==> design.v <==
`timescale 1ns / 1ps
module neuron #(
    parameter DATA_WIDTH = 16,
    parameter signed [DATA_WIDTH-1:0] BIAS = 0    
)(
    input clk,
    input rst,
    input [DATA_WIDTH-1:0] data_in,       
    input [DATA_WIDTH-1:0] weight_in,     
    input data_in_valid,
    input data_in_last,                   
    output reg [DATA_WIDTH-1:0] neuron_out,
    output reg neuron_out_valid
);
    localparam SW = 2*DATA_WIDTH;
    function [SW-1:0] sat_add;
        input [SW-1:0] a;
        input [SW-1:0] b;
        reg [SW-1:0] s;
        begin
            s = a + b;
            if (!a[SW-1] && !b[SW-1] && s[SW-1])
                sat_add = {1'b0, {(SW-1){1'b1}}};
            else if (a[SW-1] && b[SW-1] && !s[SW-1])
                sat_add = {1'b1, {(SW-1){1'b0}}};
            else
                sat_add = s;
        end
    endfunction
    reg [SW-1:0] mul;
    reg mul_valid, mul_last;
    reg [SW-1:0] sum;
    reg [SW-1:0] total;
    reg total_valid;
    wire [SW-1:0] sum_next = sat_add(sum, mul);
    wire [SW-1:0] bias_q = {{2{BIAS[DATA_WIDTH-1]}}, BIAS, {(DATA_WIDTH-2){1'b0}}};
    wire [SW-1:0] biased = sat_add(total, bias_q);
    always @(posedge clk) begin
        mul <= $signed(data_in) * $signed(weight_in);
        if (rst) begin
            mul_valid <= 0;
            mul_last <= 0;
            sum <= 0;
            total <= 0;
            total_valid <= 0;
            neuron_out <= 0;
            neuron_out_valid <= 0;
        end else begin
            mul_valid <= data_in_valid;
            mul_last <= data_in_valid && data_in_last;
            total_valid <= 0;
            if (mul_valid) begin
                if (mul_last) begin
                    sum <= 0;
                    total <= sum_next;
                    total_valid <= 1;
                end else begin
                    sum <= sum_next;
                end
            end
            neuron_out_valid <= total_valid;
            if (total_valid) begin
                if (biased[SW-1:SW-3] == 3'b000 || biased[SW-1:SW-3] == 3'b111)
                    neuron_out <= biased[SW-3:DATA_WIDTH-2];
                else if (biased[SW-1])
                    neuron_out <= {1'b1, {(DATA_WIDTH-1){1'b0}}};
                else
                    neuron_out <= {1'b0, {(DATA_WIDTH-1){1'b1}}};
            end
        end
    end
endmodule
`timescale 1ns / 1ps
module Softmax #(
    parameter dataWidth = 16,         
    parameter numInputs = 4          
)(
    input clk,
    input rst,
    input [dataWidth*numInputs-1:0] in,    
    input in_valid,                        
    output reg [dataWidth*numInputs-1:0] out,  
    output reg valid,                      
    output reg [7:0] led_control           
);
localparam STAGE_IDLE = 2'b00,
           STAGE_EXP = 2'b01,
           STAGE_SUM = 2'b10,
           STAGE_NORM = 2'b11;
reg [1:0] state;
reg [dataWidth-1:0] input_array [0:numInputs-1];
reg [dataWidth-1:0] exp_values [0:numInputs-1];  
reg [dataWidth+2-1:0] sum_exp;  
reg [dataWidth-1:0] softmax_output [0:numInputs-1];
reg [1:0] max_class;
reg [4:0] shift_amt;
function [dataWidth-1:0] exp_lut;
    input [3:0] idx;
    begin
        case (idx)
            4'd0:  exp_lut = 16'h0800;  
            4'd1:  exp_lut = 16'h09D0;  
            4'd2:  exp_lut = 16'h0C20;  
            4'd3:  exp_lut = 16'h0F80;  
            4'd4:  exp_lut = 16'h1480;  
            4'd5:  exp_lut = 16'h1C80;  
            4'd6:  exp_lut = 16'h2A00;  
            4'd7:  exp_lut = 16'h4000;  
            4'd8:  exp_lut = 16'h6800;  
            4'd9:  exp_lut = 16'hAC00;  
            4'd10: exp_lut = 16'h1280;  
            4'd11: exp_lut = 16'h1F80;  
            4'd12: exp_lut = 16'h2C00;  
            4'd13: exp_lut = 16'h4C00;  
            4'd14: exp_lut = 16'h8000;  
            default: exp_lut = 16'hD800;  
        endcase
    end
endfunction
function [dataWidth-1:0] exp_function;
    input [dataWidth-1:0] x;
    reg [3:0] lut_idx;
    begin
        lut_idx = x[15:12] + 4'd8;  
        exp_function = exp_lut(lut_idx);
    end
endfunction
function [4:0] get_shift_amount;
    input [dataWidth+2-1:0] sum;
    reg [4:0] shift;
    begin
        shift = 0;
        if (sum[17:14] == 4'b0000) shift = 4;  
        else if (sum[17:15] == 3'b001) shift = 3;  
        else if (sum[17:16] == 2'b01) shift = 2;  
        else if (sum[17] == 1'b1) shift = 1;  
        else shift = 0;  
        get_shift_amount = shift;
    end
endfunction
always @(posedge clk) begin
    if (rst) begin
        state <= STAGE_IDLE;
        out <= 0;
        valid <= 0;
        led_control <= 8'b0;
        sum_exp <= 0;
        for (integer i = 0; i < numInputs; i = i + 1) begin
            input_array[i] <= 0;
            exp_values[i] <= 0;
        end
    end else begin
        valid <= 0;
        case (state)
            STAGE_IDLE: begin
                if (in_valid) begin
                    input_array[0] <= in[15:0];
                    input_array[1] <= in[31:16];
                    input_array[2] <= in[47:32];
                    input_array[3] <= in[63:48];
                    state <= STAGE_EXP;
                end
            end
            STAGE_EXP: begin
                exp_values[0] <= exp_function(input_array[0]);
                exp_values[1] <= exp_function(input_array[1]);
                exp_values[2] <= exp_function(input_array[2]);
                exp_values[3] <= exp_function(input_array[3]);
                state <= STAGE_SUM;
            end
            STAGE_SUM: begin
                sum_exp <= exp_values[0] + exp_values[1] + exp_values[2] + exp_values[3];
                state <= STAGE_NORM;
            end
            STAGE_NORM: begin
                shift_amt = get_shift_amount(sum_exp);
                softmax_output[0] = exp_values[0] >> shift_amt;
                softmax_output[1] = exp_values[1] >> shift_amt;
                softmax_output[2] = exp_values[2] >> shift_amt;
                softmax_output[3] = exp_values[3] >> shift_amt;
                out <= {softmax_output[3], softmax_output[2], softmax_output[1], softmax_output[0]};
                max_class = 0;
                if (softmax_output[1] > softmax_output[max_class]) max_class = 1;
                if (softmax_output[2] > softmax_output[max_class]) max_class = 2;
                if (softmax_output[3] > softmax_output[max_class]) max_class = 3;
                case (max_class)
                    2'b00: led_control <= 8'b00000001;  
                    2'b01: led_control <= 8'b00000010;  
                    2'b10: led_control <= 8'b00000100;  
                    2'b11: led_control <= 8'b00001000;  
                    default: led_control <= 8'b00000000;
                endcase
                valid <= 1;
                state <= STAGE_IDLE;
            end
        endcase
    end
end
endmodule
`timescale 1ns / 1ps
module fc_head #(
    parameter DATA_WIDTH = 16,
    parameter NUM_INPUTS = 1024,
    parameter NUM_OUTPUTS = 4
)(
    input clk,
    input rst,
    input [DATA_WIDTH-1:0] myinput,
    input [DATA_WIDTH*NUM_OUTPUTS-1:0] myweights,
    input myinputValid,
    output [DATA_WIDTH*NUM_OUTPUTS-1:0] softmax_out,
    output softmax_valid,
    output [7:0] led_control,
    output [DATA_WIDTH*NUM_OUTPUTS-1:0] logits
);
    reg [$clog2(NUM_INPUTS)-1:0] input_count;
    reg [DATA_WIDTH-1:0] input_d;
    reg input_valid_d, input_last_d;
    reg [DATA_WIDTH*NUM_OUTPUTS-1:0] weights;
    always @(posedge clk) begin
        input_d <= myinput;
        weights <= myweights;
        if (rst) begin
            input_count <= 0;
            input_valid_d <= 0;
            input_last_d <= 0;
        end else begin
            input_valid_d <= myinputValid;
            input_last_d <= myinputValid && (input_count == NUM_INPUTS-1);
            if (myinputValid)
                input_count <= input_count + 1;
        end
    end
    wire [NUM_OUTPUTS-1:0] neuron_valid;
    localparam [DATA_WIDTH*NUM_OUTPUTS-1:0] BIASES = {16'h003C, 16'h0001, 16'hFFD1, 16'h0006};
    genvar i;
    generate
        for (i = 0; i < NUM_OUTPUTS; i = i + 1) begin : output_layer
            neuron #(
                .DATA_WIDTH(DATA_WIDTH),
                .BIAS(BIASES[(i+1)*DATA_WIDTH-1 -: DATA_WIDTH])
            ) neuron_output (
                .clk(clk),
                .rst(rst),
                .data_in(input_d),
                .weight_in(weights[(i+1)*DATA_WIDTH-1 -: DATA_WIDTH]),
                .data_in_valid(input_valid_d),
                .data_in_last(input_last_d),
                .neuron_out(logits[(i+1)*DATA_WIDTH-1 -: DATA_WIDTH]),
                .neuron_out_valid(neuron_valid[i])
            );
        end
    endgenerate
    Softmax #(
        .dataWidth(DATA_WIDTH),
        .numInputs(NUM_OUTPUTS)
    ) softmax_inst (
        .clk(clk),
        .rst(rst),
        .in(logits),
        .in_valid(neuron_valid[0]),
        .out(softmax_out),
        .valid(softmax_valid),
        .led_control(led_control)
    );
endmodule
==> run.sh <==
#!/bin/bash
# the make line also repeats each setting of config.mk as NAME=value (left out here)
make -C /OpenROAD-flow-scripts/flow DESIGN_CONFIG=/design/flow/config.mk WORK_HOME=/design/flow/orfs CLKGATE_MAP_FILE= finish
==> config.mk <==
export PLATFORM = sky130hd
export DESIGN_NAME = fc_head
export DESIGN_NICKNAME = fc_head
export VERILOG_FILES = /design/flow/design.v
export SDC_FILE = /design/flow/constraint.sdc
export NUM_CORES = 4
export LEC_CHECK = 0
export CAP_MARGIN = 20
export CORE_MARGIN = 2
export CORE_UTILIZATION = 72
export CTS_CLUSTER_DIAMETER = 391
export CTS_CLUSTER_SIZE = 100
export PLACE_DENSITY = 0.38
export SLEW_MARGIN = 20
==> constraint.sdc <==
create_clock -name core_clock -period 6.03 [get_ports {clk}]
set_input_delay 1.2060 -clock core_clock [delete_from_list [all_inputs] [get_ports {clk}]]
set_output_delay 1.2060 -clock core_clock [all_outputs]
set_load 0.01 [all_outputs]
==> impl_metrics.toml, run 1 <==
# yosys + openroad results
[synth]
synth_top_flop_cell = "dfxtp_1"
synth_flops = 625
syn_area_mm2 = 0.07065
yosysTopAreaCell = "fa_1"
adder_share = 0.4024
synthArstFlopShare = 0
synthSimpleGateAreaFrac = 0.1571
ys_warn_count = 9
yosysUniqueCellTypes = 89
syn_inst = 8052
syn_area_per_cell_um2 = 8.774
synth.most_common_cell = "inv_1"
mux_share = 0.02072
synthTopCellsByCount = "1269 x inv_1, 1068 x fa_1, 1024 x nand2_1"
aoi_share = 0.1181
yosysTopAreaCellShare = 0.3026
ys_chip_area_mm2 = 0.07065
edf_count = 0
yosys_cells = 8052
top_logic_kind = "adder cells"
xor_area_frac = 0.03620
ys_top_cells_by_area = "fa_1 30%, dfxtp_1 18%, ha_1 9.9%, inv_1 6.7%, nand2_1 5.4%"
ys_seq_frac = 0.1771

[floorplanning]
fp-utilization = 0.7284
coreArea_mm2 = 0.09699
die-width_um = 317.3
rows = 114
chipArea_mm2 = 0.1006
die_h_um = 317.3
io-pin-count = 220

[cts]
ctsHoldBuffers = 0
cts_max_path_buffers = 3
numCtsBuffers = 10
numClockSinks = 625
h-tree-depth = 1
clockRootBuffer = "clkbuf_16"

[place]
dp_cells = 9750
dp_hpwl_um = 158600
io_buffer_count = 215
place.gp.congestion = 0.9768

[status]
outcome = "aborted with a tool error"
lastStage = "5_1_grt"
-- through the flow --
step	cell area, µm²	setup WS, ns	setup TNS (ns)
2_1_floorplan	70910	-0.7464	-2.735
3_3_place_gp	77990	-0.8261	-12.67
3_5_place_dp	77990	-0.8652	-19.90
4_1_cts	80480	-0.6547	-6.231
-- timing repair --
item | 4_1_cts
cloned | 7
resized | 330
pin swaps | 148
setup buffers | 73
endpoints found under the setup margin | 52
==> inputs of run 2 (changes only) <==
Settings changed: CTS_CLUSTER_DIAMETER 391 to 282, CTS_CLUSTER_SIZE 100 to 93, PLACE_DENSITY 0.38 to 0.43, SETUP_SLACK_MARGIN from default to -0.37.
Clock period 6.03 ns to 4.24 ns, I/O delays scaled along.
==> impl_metrics.toml, run 2 <==
# yosys + openroad results
[cts]
numClockSinks = 625
cts_max_path_buffers = 3
ctsHoldBuffers = 0
clockRootBuffer = "clkbuf_16"
h-tree-depth = 1
numCtsBuffers = 11

[status]
lastStage = "5_1_grt"
tool.error = "[ERROR GRT-0232] Routing congestion too high. Check the congestion heatmap in the GUI."
outcome = "aborted with a tool error"

[synth]
synthArstFlopShare = 0
synthSimpleGateAreaFrac = 0.1571
syn_inst = 8052
ys_warn_count = 9
syn_area_per_cell_um2 = 8.774
ys_seq_frac = 0.1771
top_logic_kind = "adder cells"
yosysTopAreaCell = "fa_1"
ys_top_cells_by_area = "fa_1 30%, dfxtp_1 18%, ha_1 9.9%, inv_1 6.7%, nand2_1 5.4%"
yosysUniqueCellTypes = 89
synthTopCellsByCount = "1269 x inv_1, 1068 x fa_1, 1024 x nand2_1"
mux_share = 0.02072
ys_chip_area_mm2 = 0.07065
adder_share = 0.4024
yosys_cells = 8052
aoi_share = 0.1181
xor_area_frac = 0.03620
synth_top_flop_cell = "dfxtp_1"
syn_area_mm2 = 0.07065
synth_flops = 625
synth.most_common_cell = "inv_1"
yosysTopAreaCellShare = 0.3026
edf_count = 0

[floorplanning]
fp-utilization = 0.7284
io-pin-count = 220
coreArea_mm2 = 0.09699
chipArea_mm2 = 0.1006
rows = 114
die-width_um = 317.3
die_h_um = 317.3

[place]
dpl_worst_slack_ns = -2.681
dp_hpwl_um = 174300
io_buffer_count = 215
place.gp.congestion = 0.9960

[global_route]
grtUsageTotal = 0.8558
grt.overflow.total = 2012
run 2: timing repair:
action,CTS
pin swaps,276
resized,486
setup buffers,122
endpoints found under the setup margin,99
cloned,9
run 2: stage by stage:
stage / area [µm²] / instances
floorplan: 72760 / 8055
global placement: 81780 / 10080
detailed placement: 81780 / 10080
CTS: 85160 / 10200
run 2: routing by layer:
layer	global-route usage	overflow
met5	0.6170	12
met4	0.7973	489
met3	0.7600	193
met2	0.9810	1091
met1	0.8553	227
==> inputs of run 3 (changes only) <==
Settings changed: CAP_MARGIN 20 to 40, CELL_PAD_IN_SITES_GLOBAL_PLACEMENT from default to 2, CORE_UTILIZATION 72 to 36, CTS_CLUSTER_DIAMETER 282 to 219, CTS_CLUSTER_SIZE 93 to default, GPL_TIMING_DRIVEN from default to 0, MAX_ROUTING_LAYER from default to met5, PLACE_DENSITY 0.43 to default, PLACE_DENSITY_LB_ADDON from default to 0.01, SETUP_SLACK_MARGIN -0.37 to default.
Clock period 4.24 ns to 9.3 ns, I/O delays scaled along.
==> impl_metrics.toml, run 3 <==
# flow metrics
[final_timing]
finalMaxSlewViolations = 0
finClkSkew_ns = 0.07040
tightest_slew_ns = 0.9795
setup_viol_count_final = 0
finalHoldViolCount = 0
period_used_share = 0.9356
whs_ns = 0.4592
timing.fmax_mhz = 114.9
setup-tns-final_ns = 0
rsz0062_at_grt = "false"
fin_crit_ns = 8.701
relSlewSlack = 0.3448

[global_route]
grt_start_max_net_pins = 13
grt_pass1_vias = 58760
grt_antenna_before_repair = 27
grt.overflow.total = 0
grtUsageTotal = 0.2645
grt_pass1_wl_um = 389200

[place]
place.gp.congestion = 0.9580
dp_hpwl_um = 220800
io_buffer_count = 214

[cts]
h-tree-depth = 3
cts_tree = "built"
cts.clk_slew.worst_paths_ns = 0.06
clockRootBuffer = "clkbuf_16"
clk_latency_ns = 0.75
ctsHoldBuffers = 0
numClockSinks = 625
numCtsBuffers = 82
cts_max_path_buffers = 3
cts_setup_buffers = 0

[synth]
top_logic_kind = "adder cells"
synth_flops = 625
syn_inst = 8052
syn_area_mm2 = 0.07065
edf_count = 0
yosys_cells = 8052
ys_top_cells_by_area = "fa_1 30%, dfxtp_1 18%, ha_1 9.9%, inv_1 6.7%, nand2_1 5.4%"
mux_share = 0.02072
syn_area_per_cell_um2 = 8.774
yosysUniqueCellTypes = 89
synthArstFlopShare = 0
aoi_share = 0.1181
adder_share = 0.4024
yosysTopAreaCellShare = 0.3026
ys_warn_count = 9
synthTopCellsByCount = "1269 x inv_1, 1068 x fa_1, 1024 x nand2_1"
ys_seq_frac = 0.1771
ys_chip_area_mm2 = 0.07065
xor_area_frac = 0.03620
synthSimpleGateAreaFrac = 0.1571
synth.most_common_cell = "inv_1"
synth_top_flop_cell = "dfxtp_1"
yosysTopAreaCell = "fa_1"

[route]
drc = 0
via_per_inst = 5.036
wire_per_inst_um = 23.36
drtPass1Iterations = 5
drt_iter0_drc = 3335
ant_nets = 0
routed_wl_um = 260700
via_count = 56200

[floorplanning]
rows = 162
chipArea_mm2 = 0.1998
coreArea_mm2 = 0.1950
die-width_um = 447.0
io-pin-count = 220
die_h_um = 447.0
fp-utilization = 0.3623

[worst_hold_path]
min_path_type = "flip-flop to flip-flop"
min_to = "input_last_d"
min_from = "input_count[9]"
min_path_cells = 2

[critical_path]
cpMostUsedCell = "a21o_1"
cpPeakStageDelay_ns = 0.46
worst_setup_path_end_kind = "flip-flop"
path_depth = 38
r2r_slack_ns = 0.60
critical_path_class = "flip-flop to flip-flop"
critPathBufInv = 5
critPathLaunchType = "flip-flop"
r2r_start = "softmax_inst.sum_exp[15]"
crit_path_max_fanout = 10
cp.arrival_ns = 9.33
cpMaxStageDelayCell = "dfxtp_1"
rr_endpoint = "softmax_inst.led_control[0]"
crit_end = "softmax_inst.led_control[0]"
worstRegToRegCells = 38
required_ns = 9.93
crit_start = "softmax_inst.sum_exp[15]"
critPathTopFamily = "AND-OR/OR-AND gates"

[final_layout]
nFillCells = 20040
nets = 10170
syn_to_final_growth_pct = 13.63

[flow_run]
openroad.warnings = 56
cap_violations = 0

[status]
outcome = "finished clean"
run 3: per-layer routing:
layer	wire length, µm	vias to the layer above	part of all wire	track usage
met5	50	-	0.00019	0
met4	8170	8	0.031	0.08076
met3	11330	272	0.043	0.03350
met2	126000	1134	0.48	0.4521
met1	115100	28270	0.44	0.3471
li1	-	26520	-	-
run 3: area by class of cell:
class / instances / area [µm²] / area share
inverters: 1271 / 4772 / 0.05944
well taps: 2624 / 3283 / 0.04090
diodes: 14 / 35.03 / 0.0004364
clock buffers: 106 / 2263 / 0.02819
repair buffers: 325 / 3417 / 0.04256
flip-flops and latches: 625 / 12510 / 0.1559
clock inverters: 38 / 528.0 / 0.006577
multi-input cells: 5781 / 51950 / 0.6472
plain buffers: 376 / 1515 / 0.01887
run 3: stage by stage:
step | area (µm²) | util | instances | worst slack [ns]
after floorplan | 70660 | - | 8055 | 1.632
after global placement | 76090 | 0.3902 | 10890 | -0.8019
after detailed placement | 77320 | 0.3965 | 10990 | -0.1061
after CTS | 80120 | 0.4109 | 11140 | 0.07965
after global routing | 80250 | 0.4116 | 11150 | 0.001140
final | 80280 | 0.4117 | 11160 | 0.5990
run 3: timing repair:
item,4_1_cts,5_1_grt
hold endpoints to repair,0,0
gates resized,1,16
endpoints found under the setup margin,4,4
==> inputs of run 4 (changes only) <==
Settings changed: ABC_AREA from default to 0, CAP_MARGIN 40 to 20, CELL_PAD_IN_SITES_GLOBAL_PLACEMENT 2 to 0, CORE_ASPECT_RATIO from default to 1.89, CORE_UTILIZATION 36 to 20, CTS_CLUSTER_DIAMETER 219 to default, CTS_CLUSTER_SIZE from default to 26, GPL_ROUTABILITY_DRIVEN from default to 1, GPL_TIMING_DRIVEN 0 to default, MAX_ROUTING_LAYER met5 to default, PLACE_DENSITY from default to 0.62, PLACE_DENSITY_LB_ADDON 0.01 to default, SLEW_MARGIN 20 to 10.
Clock period 9.3 ns to 9.75 ns, I/O delays scaled along.
==> impl_metrics.toml, run 4 <==
# flow metrics
[route]
wire_per_inst_um = 16.40
drc = 0
routed.top_layer = "met5"
via_count = 54460
ant_nets = 0
routed-wl-met3_um = 8945
route.layer.met1.wl_um = 77110
route.met2.wl_um = 111500
routed_wl_um = 210000
drtPass1Iterations = 7
via_per_inst = 4.253
drt_iter0_drc = 2208

[synth]
yosysTopAreaCellShare = 0.3026
ys_warn_count = 9
edf_count = 0
syn_area_per_cell_um2 = 8.774
adder_share = 0.4024
synth.most_common_cell = "inv_1"
synthArstFlopShare = 0
syn_inst = 8052
yosysTopAreaCell = "fa_1"
syn_area_mm2 = 0.07065
synth_flops = 625
mux_share = 0.02072
synthSimpleGateAreaFrac = 0.1571
ys_top_cells_by_area = "fa_1 30%, dfxtp_1 18%, ha_1 9.9%, inv_1 6.7%, nand2_1 5.4%"
ys_chip_area_mm2 = 0.07065
yosys_cells = 8052
aoi_share = 0.1181
xor_area_frac = 0.03620
top_logic_kind = "adder cells"
synth_top_flop_cell = "dfxtp_1"
yosysUniqueCellTypes = 89
ys_seq_frac = 0.1771
synthTopCellsByCount = "1269 x inv_1, 1068 x fa_1, 1024 x nand2_1"

[final_layout]
syn_to_final_growth_pct = 14.07
nets = 9764

[final_timing]
period_used_share = 0.8982
tightest_slew_ns = 1.030
relSlewSlack = 0.3046
finalHoldViolCount = 0
whs_ns = 0.4111
setup_viol_count_final = 0
timing.fmax_mhz = 114.2
finalMaxSlewViolations = 0
fin_crit_ns = 8.758
rsz0062_at_grt = "false"
finClkSkew_ns = 0.07152
setup-tns-final_ns = 0

[global_route]
grt_pass1_vias = 58270
grt_start_max_net_pins = 79
grt_pass1_wl_um = 326700
grt_antenna_before_repair = 31
grtUsageTotal = 0.1160
grt.overflow.total = 0

[floorplanning]
rows = 300
io-pin-count = 220
coreArea_mm2 = 0.3525
die-width_um = 436.3
die_h_um = 821.1
fp-utilization = 0.2005
chipArea_mm2 = 0.3583

[critical_path]
worst_setup_path_end_kind = "flip-flop"
r2r_start = "softmax_inst.sum_exp[15]"
cpMaxStageDelayCell = "dfxtp_1"
r2r_slack_ns = 0.99
cpPeakStageDelay_ns = 0.52
cpMostUsedCell = "nand2_1"
crit_path_max_fanout = 18
crit_end = "softmax_inst.led_control[0]"
critPathLaunchType = "flip-flop"
rr_endpoint = "softmax_inst.led_control[0]"
critPathBufInv = 4
cp.arrival_ns = 9.39
required_ns = 10.38
path_depth = 35
critPathTopFamily = "AND-OR/OR-AND gates"
crit_start = "softmax_inst.sum_exp[15]"
critical_path_class = "flip-flop to flip-flop"
worstRegToRegCells = 35

[place]
io_buffer_count = 215
place.gp.congestion = 0.9167
dp_hpwl_um = 169200

[cts]
clk_latency_ns = 0.71
cts_tree = "built"
ctsHoldBuffers = 0
numClockSinks = 625
cts_resized = 0
cts_setup_buffers = 0
cts_max_path_buffers = 3
cts.clk_slew.worst_paths_ns = 0.07
numCtsBuffers = 76
h-tree-depth = 3
clockRootBuffer = "clkbuf_16"

[worst_hold_path]
min_to = "softmax_inst.state[0]"
min_path_type = "flip-flop to flip-flop"
min_path_cells = 1
min_from = "output_layer[0].neuron_output.neuron_out_valid"

[status]
outcome = "finished clean"

[flow_run]
cap_violations = 0
openroad.warnings = 55
-- run 4: metrics by stage --
stage / cells / setup WS (ns) / cell area (µm²) / util
after floorplan: 8055 / 2.082 / 70660 / -
after global routing: 12800 / 0.5003 / 80570 / 0.2286
final: 12810 / 0.9923 / 80590 / 0.2287
after CTS: 12800 / 1.025 / 80570 / 0.2286
after global placement: 12650 / 0.9256 / 77890 / 0.2210
after detailed placement: 12660 / 1.047 / 77890 / 0.2210
-- run 4: layout make-up --
class / count / area [µm²]
repair buffers: 297 / 2785
inverters: 1271 / 4772
well taps: 4681 / 5857
clock inverters: 42 / 556.8
fillers: 38380 / 271900
clock buffers: 98 / 2117
diodes: 10 / 25.02
flip-flops and latches: 625 / 12540
multi-input cells: 5781 / 51940
-- run 4: layer usage --
metal  up-vias  global-route usage
met4        26             0.06369
met1     27150              0.1195
met3       486             0.01751
met2      1171              0.2213
met5         -                   0
li1      25620                   -
==> inputs of run 5 (changes only) <==
Settings changed: ABC_AREA 0 to default, CAP_MARGIN 20 to 15, CELL_PAD_IN_SITES_GLOBAL_PLACEMENT 0 to default, CORE_ASPECT_RATIO 1.89 to default, CORE_UTILIZATION 20 to 72, CTS_CLUSTER_SIZE 26 to 44, GPL_ROUTABILITY_DRIVEN 1 to default, HOLD_SLACK_MARGIN from default to -0.09, MAX_ROUTING_LAYER from default to met4, PLACE_DENSITY 0.62 to 0.66, SLEW_MARGIN 10 to 20.
Clock period 9.75 ns to 6.01 ns, I/O delays scaled along.
==> impl_metrics.toml, run 5 <==
# yosys + openroad results
[status]
outcome = "aborted with a tool error"
lastStage = "5_1_grt"
tool.error = "[ERROR GRT-0232] Routing congestion too high. Check the congestion heatmap in the GUI."

[synth]
top_logic_kind = "adder cells"
adder_share = 0.4024
synth_flops = 625
mux_share = 0.02072
synth.most_common_cell = "inv_1"
yosysTopAreaCellShare = 0.3026
xor_area_frac = 0.03620
yosys_cells = 8052
syn_area_per_cell_um2 = 8.774
synthTopCellsByCount = "1269 x inv_1, 1068 x fa_1, 1024 x nand2_1"
edf_count = 0
yosysUniqueCellTypes = 89
ys_warn_count = 9
ys_top_cells_by_area = "fa_1 30%, dfxtp_1 18%, ha_1 9.9%, inv_1 6.7%, nand2_1 5.4%"
ys_chip_area_mm2 = 0.07065
syn_area_mm2 = 0.07065
synthArstFlopShare = 0
syn_inst = 8052
synthSimpleGateAreaFrac = 0.1571
ys_seq_frac = 0.1771
yosysTopAreaCell = "fa_1"
aoi_share = 0.1181
synth_top_flop_cell = "dfxtp_1"

[floorplanning]
die-width_um = 317.3
fp-utilization = 0.7284
die_h_um = 317.3
rows = 114
coreArea_mm2 = 0.09699
io-pin-count = 220
chipArea_mm2 = 0.1006

[place]
dpl_worst_slack_ns = -1.017
dp_cells = 9758
dp_hpwl_um = 162000
place.gp.congestion = 1.013
io_buffer_count = 215

[cts]
numCtsBuffers = 72
numClockSinks = 625
h-tree-depth = 3
cts_max_path_buffers = 3
ctsHoldBuffers = 0
clockRootBuffer = "clkbuf_16"

[global_route]
grt.overflow.total = 1199
grtUsageTotal = 0.8278
[run 5: layer usage]
layer | GRT usage | overflow
met1 | 0.8233 | 102
met2 | 0.9450 | 596
met3 | 0.7249 | 166
met4 | 0.7545 | 335
met5 | - | -
[run 5: stage by stage]
stage                     cell area (µm²)  utilization
after floorplan                     70930            -
after global placement              78060       0.8048
after detailed placement            78060       0.8048
after CTS                           83290       0.8587
[run 5: timing repair]
action,4_1_cts
endpoints found under the setup margin,56
resized,374
pin swaps,157
gates cloned,12
buffers inserted,118
==> inputs of run 6 (changes only) <==
Settings changed: CORE_ASPECT_RATIO from default to 0.69, CTS_CLUSTER_DIAMETER from default to 157, CTS_CLUSTER_SIZE 44 to 37, HOLD_SLACK_MARGIN -0.09 to -0.1, MAX_ROUTING_LAYER met4 to default, PLACE_DENSITY 0.66 to default, SETUP_SLACK_MARGIN from default to 1.58.
Clock period 6.01 ns to 6.36 ns, I/O delays scaled along.
==> impl_metrics.toml, run 6 <==
# yosys + openroad results
[synth]
syn_inst = 8052
synthArstFlopShare = 0
syn_area_per_cell_um2 = 8.774
synth_flops = 625
synthSimpleGateAreaFrac = 0.1571
yosys_cells = 8052
xor_area_frac = 0.03620
top_logic_kind = "adder cells"
edf_count = 0
aoi_share = 0.1181
yosysUniqueCellTypes = 89
synthTopCellsByCount = "1269 x inv_1, 1068 x fa_1, 1024 x nand2_1"
synth_top_flop_cell = "dfxtp_1"
ys_top_cells_by_area = "fa_1 30%, dfxtp_1 18%, ha_1 9.9%, inv_1 6.7%, nand2_1 5.4%"
synth.most_common_cell = "inv_1"
ys_seq_frac = 0.1771
mux_share = 0.02072
ys_warn_count = 9
ys_chip_area_mm2 = 0.07065
syn_area_mm2 = 0.07065
adder_share = 0.4024
yosysTopAreaCell = "fa_1"
yosysTopAreaCellShare = 0.3026

[place]
dp_hpwl_um = 164300
place.gp.congestion = 0.9858
io_buffer_count = 215

[floorplanning]
rows = 95
chipArea_mm2 = 0.1007
fp-utilization = 0.7258
io-pin-count = 220
die_h_um = 264.2
die-width_um = 381.1
coreArea_mm2 = 0.09735

[cts]
clockRootBuffer = "clkbuf_16"
ctsHoldBuffers = 0
cts_max_path_buffers = 3
numCtsBuffers = 21
numClockSinks = 625
h-tree-depth = 1

[status]
lastStage = "5_1_grt"
outcome = "aborted with a tool error"
tool.error = "[ERROR GRT-0232] Routing congestion too high. Check the congestion heatmap in the GUI."

[global_route]
grt.overflow.total = 114
grtUsageTotal = 0.6667
run 6: per-stage QoR:
stage               setup slack, ns  TNS, ns  hold slack (ns)  area [µm²]  instances
global placement            -0.6619   -2.555           0.4298       76800       9529
CTS                         -0.4542   -1.690           0.4606       81620       9792
floorplan                   -0.4164   -1.415           0.4057       72510       8055
detailed placement          -0.7045   -2.727           0.4270       76810       9529
run 6: what timing repair did:
item | 4_1_cts
pin swaps | 313
gates resized | 405
setup buffers | 213
gates cloned | 23
endpoints found under the setup margin | 116
run 6: per-layer routing:
layer / overflow / GRT usage
met4: 46 / 0.5165
met3: 12 / 0.5032
met1: 2 / 0.7457
met5: 0 / 0.4003
met2: 54 / 0.7987
==> inputs of run 7 (changes only) <==
Settings changed: CAP_MARGIN 15 to 20, CORE_ASPECT_RATIO 0.69 to default, CORE_UTILIZATION 72 to 40, CTS_CLUSTER_DIAMETER 157 to default, CTS_CLUSTER_SIZE 37 to default, HOLD_SLACK_MARGIN -0.1 to default, SETUP_SLACK_MARGIN 1.58 to default.
Clock period 6.36 ns to 4.94 ns, I/O delays scaled along.
==> impl_metrics.toml, run 7 <==
# flow metrics
[synth]
synthArstFlopShare = 0
xor_area_frac = 0.03620
syn_area_mm2 = 0.07065
yosysUniqueCellTypes = 89
yosysTopAreaCellShare = 0.3026
synth_flops = 625
adder_share = 0.4024
edf_count = 0
aoi_share = 0.1181
ys_seq_frac = 0.1771
syn_inst = 8052
synth.most_common_cell = "inv_1"
mux_share = 0.02072
ys_top_cells_by_area = "fa_1 30%, dfxtp_1 18%, ha_1 9.9%, inv_1 6.7%, nand2_1 5.4%"
top_logic_kind = "adder cells"
syn_area_per_cell_um2 = 8.774
synthSimpleGateAreaFrac = 0.1571
synth_top_flop_cell = "dfxtp_1"
synthTopCellsByCount = "1269 x inv_1, 1068 x fa_1, 1024 x nand2_1"
ys_chip_area_mm2 = 0.07065
ys_warn_count = 9
yosys_cells = 8052
yosysTopAreaCell = "fa_1"

[cts]
cts.clk_slew.worst_paths_ns = 0.05
clockRootBuffer = "clkbuf_16"
clk_latency_ns = 0.72
numClockSinks = 625
numCtsBuffers = 81
cts_max_path_buffers = 3
h-tree-depth = 3
cts_tree = "built"

[final_timing]
period_used_share = 1.408
whs_ns = 0.4579
tightest_slew_ns = 0.9859
timing.fmax_mhz = 143.8
finalMaxSlewViolations = 0
finalHoldViolCount = 0
finalWorstSetupSlack_ns = -2.016
relSlewSlack = 0.3411
rsz0062_at_grt = "true"
setup_viol_count_final = 89
setup-tns-final_ns = -73.09
finClkSkew_ns = 0.03662
fin_crit_ns = 6.956

[floorplanning]
coreArea_mm2 = 0.1757
io-pin-count = 220
die-width_um = 424.3
die_h_um = 424.3
chipArea_mm2 = 0.1800
rows = 154
fp-utilization = 0.4020

[critical_path]
crit_start = "softmax_inst.sum_exp[17]"
path_depth = 32
worstRegToRegCells = 32
crit_end = "softmax_inst.led_control[1]"
critical_path_class = "flip-flop to flip-flop"
r2r_slack_ns = -2.02
rr_endpoint = "softmax_inst.led_control[1]"
cpPeakStageDelay_ns = 0.52
r2r_start = "softmax_inst.sum_exp[17]"
critPathTopFamily = "AND-OR/OR-AND gates"
critPathBufInv = 6
cpMaxStageDelayCell = "mux4_2"
cp.arrival_ns = 7.56
required_ns = 5.54
critPathLaunchType = "flip-flop"
crit_path_max_fanout = 14
worst_setup_path_end_kind = "flip-flop"

[worst_hold_path]
min_from = "output_layer[0].neuron_output.sum[16]"
min_to = "output_layer[0].neuron_output.sum[16]"
min_path_cells = 1
min_path_type = "flip-flop to flip-flop"

[place]
dp_cells = 11090
dp_hpwl_um = 160700
io_buffer_count = 215
place.gp.congestion = 0.8948

[final_layout]
fin_cells = 11460
syn_to_final_growth_pct = 28.54
nFillCells = 16190
final_core_util = 0.5168
nets = 10760

[route]
drtPass1Iterations = 9
via_per_inst = 5.067
ant_nets = 0
wire_per_inst_um = 17.79
via_count = 58060
drt_iter0_drc = 3057
drc = 0
routed_wl_um = 203800

[status]
outcome = "finished with violations"
failed_checks = "negative setup slack"

[global_route]
grt_pass1_wl_um = 327800
grt_start_max_net_pins = 174
grtUsageTotal = 0.2278
grt_pass1_vias = 60190
grt.overflow.total = 0
grt_antenna_before_repair = 14

[flow_run]
cap_violations = 0
openroad.warnings = 60
run 7: metrics by stage:
stage / instance area, µm² / setup WS, ns
global route: 90810 / -2.229
finish: 90810 / -2.016
global placement: 82710 / -1.950
floorplan: 72670 / -1.836
detailed placement: 82730 / -1.994
CTS: 88950 / -1.813
run 7: metal layers:
metal | up-vias | routed length, µm | part of all wire | global-route usage
met2 | 1173 | 97810 | 0.48 | 0.3828
met5 | - | 56 | 0.00027 | 0
met1 | 28910 | 90840 | 0.45 | 0.3052
met4 | 10 | 6204 | 0.030 | 0.07200
met3 | 277 | 8939 | 0.044 | 0.02804
li1 | 27690 | - | - | -
run 7: repair_timing:
action,CTS,global route
gates cloned,12,0
setup buffers,143,103
gates resized,470,337
pin swaps,343,329
hold buffers,0,0
setup endpoints to repair,92,110
run 7: layout make-up:
type / count / area (µm²) / share of cell area
Clock buffer: 109 / 2263 / 0.02492
Clock inverter: 41 / 621.8 / 0.006848
Antenna cell: 2 / 5.005 / 0.00005511
Timing Repair Buffer: 1290 / 12300 / 0.1355
Sequential cell: 625 / 12610 / 0.1388
Tap cell: 2340 / 2928 / 0.03224
Multi-Input combinational cell: 5781 / 55290 / 0.6088
Inverter: 1271 / 4797 / 0.05282
==> inputs of run 8 (changes only) <==
Settings changed: CORE_UTILIZATION 40 to 72, CTS_CLUSTER_DIAMETER from default to 282, CTS_CLUSTER_SIZE from default to 93, HOLD_SLACK_MARGIN from default to 0.3, PLACE_DENSITY from default to 0.43, SETUP_SLACK_MARGIN from default to -0.51.
Clock period 4.94 ns to 5.14 ns, I/O delays scaled along.
==> impl_metrics.toml, run 8 <==
# yosys + openroad results
[status]
outcome = "aborted with a tool error"
tool.error = "[ERROR GRT-0232] Routing congestion too high. Check the congestion heatmap in the GUI."
lastStage = "5_1_grt"

[place]
io_buffer_count = 215
dp_hpwl_um = 162600
place.gp.congestion = 0.9670

[synth]
yosysTopAreaCellShare = 0.3026
ys_seq_frac = 0.1771
synth_top_flop_cell = "dfxtp_1"
ys_top_cells_by_area = "fa_1 30%, dfxtp_1 18%, ha_1 9.9%, inv_1 6.7%, nand2_1 5.4%"
edf_count = 0
yosysTopAreaCell = "fa_1"
syn_area_mm2 = 0.07065
mux_share = 0.02072
synthTopCellsByCount = "1269 x inv_1, 1068 x fa_1, 1024 x nand2_1"
syn_area_per_cell_um2 = 8.774
synthArstFlopShare = 0
adder_share = 0.4024
synth.most_common_cell = "inv_1"
xor_area_frac = 0.03620
ys_warn_count = 9
aoi_share = 0.1181
yosysUniqueCellTypes = 89
synth_flops = 625
top_logic_kind = "adder cells"
syn_inst = 8052
yosys_cells = 8052
synthSimpleGateAreaFrac = 0.1571
ys_chip_area_mm2 = 0.07065

[floorplanning]
io-pin-count = 220
coreArea_mm2 = 0.09699
fp-utilization = 0.7284
die-width_um = 317.3
chipArea_mm2 = 0.1006
rows = 114
die_h_um = 317.3

[cts]
numCtsBuffers = 11
numClockSinks = 625
cts_max_path_buffers = 3
ctsHoldBuffers = 0
h-tree-depth = 1
clockRootBuffer = "clkbuf_16"

[global_route]
grt.overflow.total = 152
grtUsageTotal = 0.7304
[run 8: metrics by stage]
| step | instance area (µm²) | std cells | worst slack [ns] |
|---|---|---|---|
| 2_1_floorplan | 71500 | 8055 | -1.636 |
| 3_3_place_gp | 80200 | 9989 | -1.622 |
| 3_5_place_dp | 80210 | 9989 | -1.695 |
| 4_1_cts | 83010 | 10100 | -1.558 |
[run 8: repair_timing]
action / 4_1_cts
buffers inserted: 133
resized: 366
setup endpoints to repair: 70
cloned: 9
pin swaps: 238
[run 8: metal layers]
metal  overflow  global-route usage
met3          7              0.6060
met5          2              0.4602
met4         58              0.6542
met1          8              0.7380
met2         77              0.8794
==> inputs of run 9 (changes only) <==
Settings changed: CAP_MARGIN 20 to 15, CTS_CLUSTER_DIAMETER 282 to default, CTS_CLUSTER_SIZE 93 to 37, HOLD_SLACK_MARGIN 0.3 to default, PLACE_DENSITY 0.43 to default, SETUP_SLACK_MARGIN -0.51 to 0.78.
Clock period 5.14 ns to 6.36 ns, I/O delays scaled along.
==> impl_metrics.toml, run 9 <==
# yosys + openroad results
[status]
outcome = "aborted with a tool error"
lastStage = "5_1_grt"
tool.error = "[ERROR GRT-0232] Routing congestion too high. Check the congestion heatmap in the GUI."

[place]
placed_cell_area_mm2 = 0.07675
io_buffer_count = 215
dp_hpwl_um = 153100
place.gp.congestion = 1.003
dpl_worst_slack_ns = -0.7318
dp_cells = 9538

[floorplanning]
die_h_um = 317.3
coreArea_mm2 = 0.09699
io-pin-count = 220
rows = 114
die-width_um = 317.3
chipArea_mm2 = 0.1006
fp-utilization = 0.7284

[synth]
top_logic_kind = "adder cells"
synth.most_common_cell = "inv_1"
syn_area_per_cell_um2 = 8.774
synthTopCellsByCount = "1269 x inv_1, 1068 x fa_1, 1024 x nand2_1"
ys_warn_count = 9
edf_count = 0
synth_top_flop_cell = "dfxtp_1"
yosysTopAreaCellShare = 0.3026
yosysTopAreaCell = "fa_1"
aoi_share = 0.1181
xor_area_frac = 0.03620
ys_chip_area_mm2 = 0.07065
yosys_cells = 8052
synthSimpleGateAreaFrac = 0.1571
ys_top_cells_by_area = "fa_1 30%, dfxtp_1 18%, ha_1 9.9%, inv_1 6.7%, nand2_1 5.4%"
mux_share = 0.02072
syn_area_mm2 = 0.07065
adder_share = 0.4024
yosysUniqueCellTypes = 89
ys_seq_frac = 0.1771
synthArstFlopShare = 0
syn_inst = 8052
synth_flops = 625

[cts]
numCtsBuffers = 71
cts_max_path_buffers = 3
numClockSinks = 625
h-tree-depth = 3
clockRootBuffer = "clkbuf_16"
ctsHoldBuffers = 0

[global_route]
grt.overflow.total = 878
grtUsageTotal = 0.8192
-- run 9: stage by stage --
| step | TNS (ns) | utilization |
|---|---|---|
| 2_1_floorplan | -1.415 | - |
| 3_5_place_dp | -3.219 | 0.7913 |
| 4_1_cts | -1.520 | 0.8529 |
| 3_3_place_gp | -2.260 | 0.7913 |
-- run 9: routing by layer --
| metal | track usage | overflow |
|---|---|---|
| met5 | 0.5971 | 9 |
| met4 | 0.7475 | 263 |
| met3 | 0.7303 | 133 |
| met2 | 0.9375 | 371 |
| met1 | 0.8240 | 102 |
-- run 9: timing repair --
action / in CTS
pin swaps: 268
gates resized: 457
setup buffers: 157
setup endpoints to repair: 73
gates cloned: 16
==> inputs of run 10 (changes only) <==
Settings changed: CAP_MARGIN 15 to 20, CORE_UTILIZATION 72 to 40, CTS_CLUSTER_SIZE 37 to default, SETUP_SLACK_MARGIN 0.78 to default.
Clock period 6.36 ns to 8.0 ns, I/O delays scaled along.
==> impl_metrics.toml, run 10 <==
# flow metrics
[cts]
cts_tree = "built"
h-tree-depth = 3
clockRootBuffer = "clkbuf_16"
ctsHoldBuffers = 0
cts.clk_slew.worst_paths_ns = 0.06
clk_latency_ns = 0.71
cts_max_path_buffers = 3
numCtsBuffers = 80
numClockSinks = 625

[synth]
yosysTopAreaCell = "fa_1"
adder_share = 0.4024
syn_inst = 8052
xor_area_frac = 0.03620
yosysTopAreaCellShare = 0.3026
aoi_share = 0.1181
synthArstFlopShare = 0
ys_warn_count = 9
yosys_cells = 8052
edf_count = 0
ys_chip_area_mm2 = 0.07065
syn_area_mm2 = 0.07065
mux_share = 0.02072
synth_flops = 625
ys_top_cells_by_area = "fa_1 30%, dfxtp_1 18%, ha_1 9.9%, inv_1 6.7%, nand2_1 5.4%"
synthTopCellsByCount = "1269 x inv_1, 1068 x fa_1, 1024 x nand2_1"
syn_area_per_cell_um2 = 8.774
top_logic_kind = "adder cells"
ys_seq_frac = 0.1771
synthSimpleGateAreaFrac = 0.1571
synth_top_flop_cell = "dfxtp_1"
yosysUniqueCellTypes = 89
synth.most_common_cell = "inv_1"

[route]
wire_per_inst_um = 18.36
ant_nets = 0
drtPass1Iterations = 6
drc = 0
via_count = 54420
drt_iter0_drc = 3455
via_per_inst = 5.188
routed_wl_um = 192500

[place]
io_buffer_count = 215
dp_hpwl_um = 151900
place.gp.congestion = 0.9271
dpl_worst_slack_ns = 0.3542

[status]
outcome = "finished clean"

[critical_path]
path_depth = 35
cpMostUsedCell = "a21o_1"
r2r_slack_ns = 0.53
rr_endpoint = "softmax_inst.led_control[0]"
crit_path_max_fanout = 16
critPathTopFamily = "AND-OR/OR-AND gates"
crit_end = "softmax_inst.led_control[0]"
crit_start = "softmax_inst.sum_exp[15]"
cpPeakStageDelay_ns = 0.73
cp.arrival_ns = 8.09
critPathBufInv = 5
required_ns = 8.62
critPathLaunchType = "flip-flop"
worst_setup_path_end_kind = "flip-flop"
critical_path_class = "flip-flop to flip-flop"
cpMaxStageDelayCell = "nor4_4"
r2r_start = "softmax_inst.sum_exp[15]"
worstRegToRegCells = 35

[flow_run]
openroad.warnings = 57
cap_violations = 0

[floorplanning]
chipArea_mm2 = 0.1800
coreArea_mm2 = 0.1757
fp-utilization = 0.4020
io-pin-count = 220
die-width_um = 424.3
rows = 154
die_h_um = 424.3

[final_timing]
finalHoldViolCount = 0
fin_crit_ns = 7.472
finalMaxSlewViolations = 0
relSlewSlack = 0.2709
rsz0062_at_grt = "false"
finalWorstSetupSlack_ns = 0.5279
whs_ns = 0.4593
period_used_share = 0.9340
setup-tns-final_ns = 0
timing.fmax_mhz = 133.8
tightest_slew_ns = 1.094
setup_viol_count_final = 0
finClkSkew_ns = 0.03460

[global_route]
grt_pass1_vias = 56090
grt_start_max_net_pins = 170
grt.overflow.total = 0
grt_pass1_wl_um = 311300
grt_antenna_before_repair = 18
grtUsageTotal = 0.2163

[final_layout]
comb_area_mm2 = 0.05197
nFillCells = 17290
syn_to_final_growth_pct = 10.44
nets = 9795
final_core_util = 0.4440
flop_area_mm2 = 0.01254

[worst_hold_path]
min_to = "output_layer[0].neuron_output.sum[16]"
min_from = "output_layer[0].neuron_output.sum[16]"
min_path_cells = 1
min_path_type = "flip-flop to flip-flop"
==> run 10: metrics by stage <==
stage          instances  cell area [µm²]
2_1_floorplan       8055            70660
3_3_place_gp       10340            75190
3_5_place_dp       10340            75200
4_1_cts            10480            77980
5_1_grt            10490            78030
6_report           10490            78030
==> run 10: cell type report <==
class / instances / share of cell area
Multi-Input combinational cell: 5781 / 0.6660
Sequential cell: 625 / 0.1607
Inverter: 1271 / 0.06116
Timing Repair Buffer: 324 / 0.03893
Tap cell: 2340 / 0.03752
Clock buffer: 105 / 0.02829
Clock inverter: 40 / 0.007376
Antenna cell: 2 / 0.00006414
==> run 10: routing by layer <==
metal  wire, µm  GRT usage  vias to the layer above
li1           -          -                    25710
met1      87430     0.2963                    27170
met2      90110     0.3562                     1268
met3       9417    0.02754                      257
met4       5527    0.06584                       12
met5         65          0                        -
==> run 10: repair_timing <==
item	4_1_cts	5_1_grt
buffers inserted	0	3
endpoints found under the setup margin	0	4
gates resized	0	4
==> inputs of run 11 (changes only) <==
Settings changed: CORE_UTILIZATION 40 to 70, CTS_CLUSTER_SIZE from default to 37, HOLD_SLACK_MARGIN from default to 0.29, MAX_ROUTING_LAYER from default to met4, PLACE_DENSITY from default to 0.62, SETUP_SLACK_MARGIN from default to -0.32, SLEW_MARGIN 20 to 35.
Clock period 8.0 ns to 4.96 ns, I/O delays scaled along.
==> impl_metrics.toml, run 11 <==
# yosys + openroad results
[synth]
edf_count = 0
synthTopCellsByCount = "1269 x inv_1, 1068 x fa_1, 1024 x nand2_1"
yosysTopAreaCellShare = 0.3026
mux_share = 0.02072
synth_top_flop_cell = "dfxtp_1"
syn_area_per_cell_um2 = 8.774
synthArstFlopShare = 0
syn_inst = 8052
ys_top_cells_by_area = "fa_1 30%, dfxtp_1 18%, ha_1 9.9%, inv_1 6.7%, nand2_1 5.4%"
yosys_cells = 8052
syn_area_mm2 = 0.07065
yosysTopAreaCell = "fa_1"
top_logic_kind = "adder cells"
synth.most_common_cell = "inv_1"
xor_area_frac = 0.03620
synthSimpleGateAreaFrac = 0.1571
aoi_share = 0.1181
yosysUniqueCellTypes = 89
synth_flops = 625
adder_share = 0.4024
ys_chip_area_mm2 = 0.07065
ys_seq_frac = 0.1771
ys_warn_count = 9

[status]
tool.error = "[ERROR GRT-0232] Routing congestion too high. Check the congestion heatmap in the GUI."
lastStage = "5_1_grt"
outcome = "aborted with a tool error"

[floorplanning]
rows = 116
die-width_um = 321.7
die_h_um = 321.7
coreArea_mm2 = 0.1000
io-pin-count = 220
chipArea_mm2 = 0.1035
fp-utilization = 0.7065

[global_route]
grtUsageTotal = 0.8031
grt.overflow.total = 707

[cts]
numCtsBuffers = 71
h-tree-depth = 3
ctsHoldBuffers = 0
cts_max_path_buffers = 3
clockRootBuffer = "clkbuf_16"
numClockSinks = 625

[place]
dp_hpwl_um = 165400
io_buffer_count = 215
place.gp.congestion = 0.9652
run 11: what timing repair did:
action                     CTS
setup endpoints to repair   79
buffers inserted           135
gates cloned                 7
resized                    385
pin swaps                  208
run 11: layer usage:
layer	overflow	GRT usage
met1	71	0.8121
met2	323	0.9283
met3	110	0.6814
met4	203	0.7106
met5	-	-
run 11: stage by stage:
step / util / instance area [µm²] / std cells / setup WS [ns]
after detailed placement: 0.8092 / 80920 / 9997 / -2.110
after global placement: 0.8090 / 80900 / 9997 / -2.052
after CTS: 0.8603 / 86030 / 10260 / -1.857
after floorplan: - / 72400 / 8055 / -1.816
==> inputs of run 12 (changes only) <==
Settings changed: CORE_UTILIZATION 70 to 58, CTS_CLUSTER_SIZE 37 to default, HOLD_SLACK_MARGIN 0.29 to default, MAX_ROUTING_LAYER met4 to default, PLACE_DENSITY 0.62 to default, SETUP_SLACK_MARGIN -0.32 to default, SLEW_MARGIN 35 to 20.
==> impl_metrics.toml, run 12 <==
# flow metrics
[synth]
aoi_share = 0.1181
syn_inst = 8052
yosysUniqueCellTypes = 89
top_logic_kind = "adder cells"
ys_top_cells_by_area = "fa_1 30%, dfxtp_1 18%, ha_1 9.9%, inv_1 6.7%, nand2_1 5.4%"
ys_chip_area_mm2 = 0.07065
ys_warn_count = 9
ys_seq_frac = 0.1771
xor_area_frac = 0.03620
yosysTopAreaCellShare = 0.3026
synth.most_common_cell = "inv_1"
yosys_cells = 8052
syn_area_per_cell_um2 = 8.774
adder_share = 0.4024
mux_share = 0.02072
synthTopCellsByCount = "1269 x inv_1, 1068 x fa_1, 1024 x nand2_1"
synthArstFlopShare = 0
synthSimpleGateAreaFrac = 0.1571
synth_top_flop_cell = "dfxtp_1"
yosysTopAreaCell = "fa_1"
edf_count = 0
synth_flops = 625
syn_area_mm2 = 0.07065

[final_timing]
tightest_slew_ns = 1.070
finalWorstSetupSlack_ns = -1.734
finalHoldViolCount = 0
fin_crit_ns = 6.694
rsz0062_at_grt = "true"
period_used_share = 1.350
timing.fmax_mhz = 149.4
finalMaxSlewViolations = 0
setup_viol_count_final = 87
relSlewSlack = 0.2837
finClkSkew_ns = 0.02799

[critical_path]
r2r_slack_ns = -1.73
rr_endpoint = "softmax_inst.led_control[0]"
worst_setup_path_end_kind = "flip-flop"
required_ns = 5.58
path_depth = 35
crit_path_max_fanout = 6
critical_path_class = "flip-flop to flip-flop"
critPathLaunchType = "flip-flop"
critPathBufInv = 3
crit_end = "softmax_inst.led_control[0]"
cpPeakStageDelay_ns = 0.61
cp.arrival_ns = 7.32
r2r_start = "softmax_inst.sum_exp[17]"
crit_start = "softmax_inst.sum_exp[17]"
cpMaxStageDelayCell = "mux4_2"
critPathTopFamily = "AND-OR/OR-AND gates"
worstRegToRegCells = 35

[worst_hold_path]
min_path_type = "flip-flop to flip-flop"
min_to = "output_layer[3].neuron_output.sum[18]"
min_from = "output_layer[3].neuron_output.sum[18]"
min_path_cells = 2

[floorplanning]
die-width_um = 353.0
rows = 128
chipArea_mm2 = 0.1246
fp-utilization = 0.5820
coreArea_mm2 = 0.1214
io-pin-count = 220
die_h_um = 353.0

[cts]
ctsHoldBuffers = 0
numClockSinks = 625
cts.clk_slew.worst_paths_ns = 0.06
h-tree-depth = 3
cts_max_path_buffers = 3
clockRootBuffer = "clkbuf_16"
numCtsBuffers = 76
cts_tree = "built"
clk_latency_ns = 0.70

[route]
drtPass1Iterations = 8
via_count = 58870
routed_wl_um = 201200
ant_nets = 0
drt_iter0_drc = 4082
wire_per_inst_um = 18.80
via_per_inst = 5.500
drc = 0

[final_layout]
finish.instance_area_mm2 = 0.08929
syn_to_final_growth_pct = 26.39
final_core_util = 0.7356
nets = 10730

[global_route]
grt_pass1_wl_um = 321200
grtUsageTotal = 0.3225
grt_pass1_vias = 60050
grt_start_max_net_pins = 153
grt.overflow.total = 0
grt_antenna_before_repair = 5

[place]
placed_cell_area_mm2 = 0.08204
io_buffer_count = 215
dpl_worst_slack_ns = -1.995
place.gp.congestion = 0.9249
dp_hpwl_um = 156400

[status]
failed_checks = "negative setup slack"
outcome = "finished with violations"

[flow_run]
openroad.warnings = 63
cap_violations = 0
==> run 12: cell type report <==
class	instances	area (µm²)
clock buffers	97	2123
inverters	1271	4792
repair buffers	1259	11950
multi-input cells	5782	55160
flip-flops and latches	625	12600
fillers	9079	32100
diodes	1	2.502
clock inverters	44	633.1
well taps	1625	2033
==> run 12: what timing repair did <==
action,in CTS,in global routing
buffers inserted,113,96
resized,386,353
pin swaps,232,316
setup endpoints to repair,91,107
cloned,12,3
==> run 12: per-layer routing <==
| layer | vias up | wire length [µm] | share of wire | track usage |
|---|---|---|---|---|
| li1 | 27620 | - | - | - |
| met2 | 1641 | 94370 | 0.47 | 0.5253 |
| met4 | 2 | 5167 | 0.026 | 0.08289 |
| met3 | 286 | 11870 | 0.059 | 0.04098 |
| met1 | 29320 | 89790 | 0.45 | 0.4575 |
| met5 | - | 9 | 0.000045 | 0 |
==> run 12: stage by stage <==
stage | setup TNS, ns | instances | hold slack (ns)
6_report | -74.26 | 10700 | 0.4613
5_1_grt | -90.00 | 10700 | 0.4824
4_1_cts | -66.46 | 10630 | 0.4543
3_5_place_dp | -78.46 | 10380 | 0.4350
3_3_place_gp | -73.61 | 10380 | 0.4427
2_1_floorplan | -28.95 | 8055 | 0.4057
==> inputs of run 13 (changes only) <==
Settings changed: CORE_UTILIZATION 58 to 72, CTS_CLUSTER_DIAMETER from default to 400, CTS_CLUSTER_SIZE from default to 100.
Clock period 4.96 ns to 5.07 ns, I/O delays scaled along.
==> impl_metrics.toml, run 13 <==
# yosys + openroad results
[status]
outcome = "aborted with a tool error"
lastStage = "5_1_grt"
tool.error = "[ERROR GRT-0232] Routing congestion too high. Check the congestion heatmap in the GUI."

[place]
io_buffer_count = 215
place.gp.congestion = 0.9790
dp_hpwl_um = 169200
dpl_worst_slack_ns = -1.899

[synth]
yosysUniqueCellTypes = 89
ys_chip_area_mm2 = 0.07065
synth.most_common_cell = "inv_1"
synthTopCellsByCount = "1269 x inv_1, 1068 x fa_1, 1024 x nand2_1"
aoi_share = 0.1181
ys_top_cells_by_area = "fa_1 30%, dfxtp_1 18%, ha_1 9.9%, inv_1 6.7%, nand2_1 5.4%"
synth_top_flop_cell = "dfxtp_1"
xor_area_frac = 0.03620
synth_flops = 625
syn_inst = 8052
mux_share = 0.02072
synthArstFlopShare = 0
ys_warn_count = 9
syn_area_mm2 = 0.07065
syn_area_per_cell_um2 = 8.774
adder_share = 0.4024
yosysTopAreaCell = "fa_1"
edf_count = 0
top_logic_kind = "adder cells"
synthSimpleGateAreaFrac = 0.1571
yosysTopAreaCellShare = 0.3026
ys_seq_frac = 0.1771
yosys_cells = 8052

[floorplanning]
die_h_um = 317.3
die-width_um = 317.3
fp-utilization = 0.7284
rows = 114
coreArea_mm2 = 0.09699
io-pin-count = 220
chipArea_mm2 = 0.1006

[cts]
numClockSinks = 625
cts_max_path_buffers = 3
clockRootBuffer = "clkbuf_16"
h-tree-depth = 1
numCtsBuffers = 10

[global_route]
grt.overflow.total = 93
grtUsageTotal = 0.6836
run 13: repair_timing:
item	in CTS
buffers inserted	141
hold buffers	0
pin swaps	203
setup endpoints to repair	91
gates resized	368
hold endpoints to repair	0
gates cloned	5
run 13: per-layer routing:
layer	global-route usage	GRT overflow
met1	0.7018	4
met2	0.8465	41
met3	0.5300	0
met4	0.5972	47
met5	0.4238	1
run 13: through the flow:
step,TNS (ns),std cells,util,cell area (µm²)
floorplan,-21.90,8055,-,72580
global placement,-64.69,10010,0.8360,81090
detailed placement,-77.81,10010,0.8361,81100
CTS,-69.73,10160,0.8666,84050
==> inputs of run 14 (changes only) <==
Settings changed: CAP_MARGIN 20 to 15, CTS_CLUSTER_DIAMETER 400 to 150, CTS_CLUSTER_SIZE 100 to 37, HOLD_SLACK_MARGIN from default to -0.1.
Clock period 5.07 ns to 6.04 ns, I/O delays scaled along.
==> impl_metrics.toml, run 14 <==
# yosys + openroad results
[synth]
yosys_cells = 8052
synth_top_flop_cell = "dfxtp_1"
synthSimpleGateAreaFrac = 0.1571
syn_area_per_cell_um2 = 8.774
mux_share = 0.02072
ys_top_cells_by_area = "fa_1 30%, dfxtp_1 18%, ha_1 9.9%, inv_1 6.7%, nand2_1 5.4%"
synth.most_common_cell = "inv_1"
synthTopCellsByCount = "1269 x inv_1, 1068 x fa_1, 1024 x nand2_1"
edf_count = 0
ys_chip_area_mm2 = 0.07065
yosysTopAreaCellShare = 0.3026
ys_seq_frac = 0.1771
syn_area_mm2 = 0.07065
yosysTopAreaCell = "fa_1"
yosysUniqueCellTypes = 89
ys_warn_count = 9
xor_area_frac = 0.03620
syn_inst = 8052
aoi_share = 0.1181
adder_share = 0.4024
synthArstFlopShare = 0
top_logic_kind = "adder cells"
synth_flops = 625

[floorplanning]
die-width_um = 317.3
io-pin-count = 220
fp-utilization = 0.7284
coreArea_mm2 = 0.09699
die_h_um = 317.3
chipArea_mm2 = 0.1006
rows = 114

[place]
place.gp.congestion = 0.9661
dp_hpwl_um = 159300
dp_cells = 9750
dpl_worst_slack_ns = -0.7962
io_buffer_count = 215

[status]
lastStage = "5_1_grt"
outcome = "aborted with a tool error"

[cts]
numCtsBuffers = 23
numClockSinks = 625
cts_max_path_buffers = 3
h-tree-depth = 1
clockRootBuffer = "clkbuf_16"
-- run 14: what timing repair did --
item                       4_1_cts
setup endpoints to repair       45
setup buffers                   84
gates cloned                     4
hold buffers                     0
pin swaps                      150
resized                        330
hold endpoints to repair         0
-- run 14: metrics by stage --
step	hold WS [ns]	cell area, µm²
3_3_place_gp	0.4391	77960
3_5_place_dp	0.4356	77970
2_1_floorplan	0.4057	70910
4_1_cts	0.4678	80850
==> inputs of run 15 (changes only) <==
Settings changed: CAP_MARGIN 15 to 20, CORE_UTILIZATION 72 to 70, CTS_CLUSTER_DIAMETER 150 to default, CTS_CLUSTER_SIZE 37 to 32, SETUP_SLACK_MARGIN from default to -0.55.
Clock period 6.04 ns to 5.97 ns, I/O delays scaled along.
==> impl_metrics.toml, run 15 <==
# flow metrics
[critical_path]
crit_start = "softmax_inst.sum_exp[16]"
crit_end = "softmax_inst.led_control[1]"
crit_path_max_fanout = 13
path_depth = 33
critical_path_class = "flip-flop to flip-flop"
critPathBufInv = 5
cpPeakStageDelay_ns = 0.66
rr_endpoint = "softmax_inst.led_control[1]"
critPathTopFamily = "AND-OR/OR-AND gates"
cp.arrival_ns = 7.28
cpMostUsedCell = "o21a_1"
worstRegToRegCells = 33
r2r_slack_ns = -0.75
required_ns = 6.52
critPathLaunchType = "flip-flop"
worst_setup_path_end_kind = "flip-flop"
cpMaxStageDelayCell = "or4_4"
r2r_start = "softmax_inst.sum_exp[16]"

[final_layout]
nFillCells = 6311
nets = 10360
syn_to_final_growth_pct = 15.75
final_core_util = 0.8178

[route]
via_per_inst = 5.890
wire_per_inst_um = 19.76
drt_iter0_drc = 4818
drc = 0
via_count = 58930
routed_wl_um = 197700
drtPass1Iterations = 6
ant_nets = 0

[place]
dp_hpwl_um = 156500
io_buffer_count = 215
place.gp.congestion = 0.9866

[final_timing]
fin_crit_ns = 6.724
whs_ns = 0.4505
finalWorstSetupSlack_ns = -0.7544
finClkSkew_ns = 0.02948
setup_viol_count_final = 48
relSlewSlack = 0.2293
rsz0062_at_grt = "true"
finalMaxSlewViolations = 0
period_used_share = 1.126
finalHoldViolCount = 0
timing.fmax_mhz = 148.7
tightest_slew_ns = 1.152

[cts]
numClockSinks = 625
cts_max_path_buffers = 3
ctsHoldBuffers = 0
h-tree-depth = 3
cts.clk_slew.worst_paths_ns = 0.06
cts_tree = "built"
clk_latency_ns = 0.67
clockRootBuffer = "clkbuf_16"
numCtsBuffers = 73

[flow_run]
openroad.warnings = 66
cap_violations = 0

[synth]
yosysTopAreaCellShare = 0.3026
synth.most_common_cell = "inv_1"
ys_chip_area_mm2 = 0.07065
mux_share = 0.02072
ys_seq_frac = 0.1771
ys_top_cells_by_area = "fa_1 30%, dfxtp_1 18%, ha_1 9.9%, inv_1 6.7%, nand2_1 5.4%"
xor_area_frac = 0.03620
synth_top_flop_cell = "dfxtp_1"
synthSimpleGateAreaFrac = 0.1571
syn_area_mm2 = 0.07065
aoi_share = 0.1181
edf_count = 0
synthTopCellsByCount = "1269 x inv_1, 1068 x fa_1, 1024 x nand2_1"
synth_flops = 625
synthArstFlopShare = 0
adder_share = 0.4024
syn_area_per_cell_um2 = 8.774
yosysUniqueCellTypes = 89
yosysTopAreaCell = "fa_1"
top_logic_kind = "adder cells"
syn_inst = 8052
yosys_cells = 8052
ys_warn_count = 9

[global_route]
grt_pass1_vias = 60450
grtUsageTotal = 0.3855
grt_antenna_before_repair = 4
grt.overflow.total = 0
grt.met1_usage = 0.5142
grt_start_max_net_pins = 145
top_usage_layer = "met2"
use_met3 = 0.06388
grt_pass1_wl_um = 315200
grt_util_met2 = 0.6239

[worst_hold_path]
min_to = "output_layer[3].neuron_output.sum[15]"
min_path_type = "flip-flop to flip-flop"
min_path_cells = 2
min_from = "output_layer[3].neuron_output.sum[15]"

[floorplanning]
die_h_um = 321.7
rows = 116
io-pin-count = 220
chipArea_mm2 = 0.1035
fp-utilization = 0.7065
coreArea_mm2 = 0.1000
die-width_um = 321.7

[status]
outcome = "finished with violations"
failed_checks = "negative setup slack"
## run 15: per-stage QoR
stage / setup slack [ns] / std cells / cell area [µm²] / TNS (ns)
2_1_floorplan: -0.8064 / 8055 / 70860 / -5.026
3_3_place_gp: -0.8837 / 9841 / 78530 / -12.19
3_5_place_dp: -0.8912 / 9841 / 78530 / -17.73
4_1_cts: -0.7878 / 9979 / 81050 / -14.31
5_1_grt: -1.000 / 10010 / 81770 / -25.51
6_report: -0.7544 / 10010 / 81780 / -13.51
## run 15: what timing repair did
item,4_1_cts,5_1_grt
cloned,1,2
resized,16,96
setup endpoints to repair,9,25
pin swaps,3,23
hold endpoints to repair,0,0
setup buffers,6,35
## run 15: layout make-up
| cell class | count | area (µm²) | area share |
|---|---|---|---|
| antenna | 1 | 2.502 | 0.00003060 |
| multi-input combinational | 5783 | 52490 | 0.6419 |
| inverter | 1271 | 4772 | 0.05835 |
| sequential | 625 | 12580 | 0.1538 |
| timing repair buffer | 896 | 7886 | 0.09644 |
| clock buffer | 93 | 2002 | 0.02448 |
| clock inverter | 39 | 421.7 | 0.005156 |
| tap | 1298 | 1624 | 0.01986 |
## run 15: routing by layer
metal	vias up	share of wire
met5	-	0
li1	26890	-
met2	2536	0.47
met1	28890	0.40
met4	0	0.047
met3	612	0.088
